// datapath
module datapath (
    part,
    clock,
    value,
    positive,
    reset,
    counter,
    result
);
Size in the first run: about 2500 cells after synthesis.
Settings: LEC_CHECK=0, CAP_MARGIN=20, CORE_MARGIN=2, CORE_UTILIZATION=72, CTS_CLUSTER_DIAMETER=206, CTS_CLUSTER_SIZE=59, GPL_TIMING_DRIVEN=1, MAX_ROUTING_LAYER=met4, PLACE_DENSITY=0.64, SETUP_SLACK_MARGIN=5.0, SLEW_MARGIN=10, TNS_END_PERCENT=90; clock period 17.7 ns.
run.sh (not shown) runs the stock make flow with config.mk's settings and CLKGATE_MAP_FILE=.
The baseline did not get past 5_1_grt.
Then changed:
- ABC_AREA: unset -> 1
- CTS_CLUSTER_DIAMETER: 206 -> 192
- CTS_CLUSTER_SIZE: 59 -> 31
- GPL_TIMING_DRIVEN: 1 -> unset
- PLACE_DENSITY: 0.64 -> unset
- SETUP_SLACK_MARGIN: 5.0 -> unset
- SLEW_MARGIN: 10 -> 20
- TNS_END_PERCENT: 90 -> unset
- clock period: 17.7 -> 37.2 ns (I/O delays scaled with it)
With this change the flow finished with timing, DRC and antenna clean; die area grows by 4.8%; synthesized area grows by 4.9%; synthesized cell count grows by 17%.
Then changed:
- CTS_CLUSTER_DIAMETER: 192 -> unset
- CTS_CLUSTER_SIZE: 31 -> unset
- MAX_ROUTING_LAYER: met4 -> unset
- PLACE_DENSITY: unset -> 0.36
- SETUP_SLACK_MARGIN: unset -> 1.02
- clock period: 37.2 -> 18.1 ns (I/O delays scaled with it)
The changed run aborted during 4_1_cts (DPL-0033). Die size is unchanged. Area after synthesis does not change. Synthesized cell count is unchanged.

---

datapath again, from the RTL that the note above started with.
make LEC_CHECK=0 ABC_AREA=1 CAP_MARGIN=0 CELL_PAD_IN_SITES_GLOBAL_PLACEMENT=1 CORE_ASPECT_RATIO=1.24 CORE_MARGIN=6 CORE_UTILIZATION=40 GPL_TIMING_DRIVEN=0 MAX_ROUTING_LAYER=met4 PLACE_DENSITY_LB_ADDON=0.14 SLEW_MARGIN=20 TNS_END_PERCENT=15 finish   # period 42.0 ns
The baseline went through all stages and came out clean.
Then changed:
CORE_ASPECT_RATIO = not set   (was 1.24)
GPL_TIMING_DRIVEN = not set   (was 0)
HOLD_SLACK_MARGIN = -0.03   (was not set)
MAX_ROUTING_LAYER = not set   (was met4)
PLACE_DENSITY_LB_ADDON = not set   (was 0.14)
TNS_END_PERCENT = not set   (was 15)
Result: The changed run ran to the end with no violations; routed wire length rose by 2.7%; cell count rose by 0.32%.

---

datapath again, from the RTL that the note above started with.
## datapath
module datapath (
    part,
    clock,
    value,
    positive,
    reset,
    counter,
    result
);
Settings: LEC_CHECK=0, ABC_AREA=1, CAP_MARGIN=5, CORE_MARGIN=2, CORE_UTILIZATION=72, CTS_CLUSTER_DIAMETER=192, CTS_CLUSTER_SIZE=31, MAX_ROUTING_LAYER=met4, SETUP_SLACK_MARGIN=5.0, SLEW_MARGIN=20, TNS_END_PERCENT=35; clock period 37.2 ns.
The first run completed with no timing, DRC or antenna violations.
Then changed:
- CAP_MARGIN: 5 -> 20
- CTS_CLUSTER_DIAMETER: 192 -> 174
- CTS_CLUSTER_SIZE: 31 -> 97
- MAX_ROUTING_LAYER: met4 -> unset
- SETUP_SLACK_MARGIN: 5.0 -> unset
- TNS_END_PERCENT: 35 -> unset
- clock period: 37.2 -> 38.6 ns (I/O delays scaled with it)
Register-to-register slack is better by 260 ps.
Non-clock buffer count decreases by 118.
Synthesized cell count is unchanged.
Wire length decreases by about 26%.
Via count decreases by 11%.
First-iteration DRC count decreases by about 50%.
Die area is unchanged.
Critical path depth decreases by 2.
Cell area decreases by 9.2%.
Global-route usage decreases by 6.3 points.
Sequential share of layout area increases by 0.23 points.
Then changed:
- ABC_AREA: 1 -> unset
- CORE_UTILIZATION: 72 -> 10
- CTS_CLUSTER_DIAMETER: 174 -> unset
- CTS_CLUSTER_SIZE: 97 -> unset
- clock period: 38.6 -> 58.6 ns (I/O delays scaled with it)
After rerunning:
- hold slack gets worse by 8.7 ps
- worst setup slack gets better by 11000 ps
- first-iteration DRC count went down by 29%
- synthesized area fell by 4.7%
Then changed:
- CORE_UTILIZATION: 10 -> 27
- clock period: 58.6 -> 40.9 ns (I/O delays scaled with it)
Result:
- via count goes up by 0.91%
- cell area drops by 6.0%
- wire length shrinks by 5.4%
- synthesized cell count does not change
- worst hold slack degrades by 4.9 ps
- non-clock buffer count rose by 50
- critical path depth increases by 5
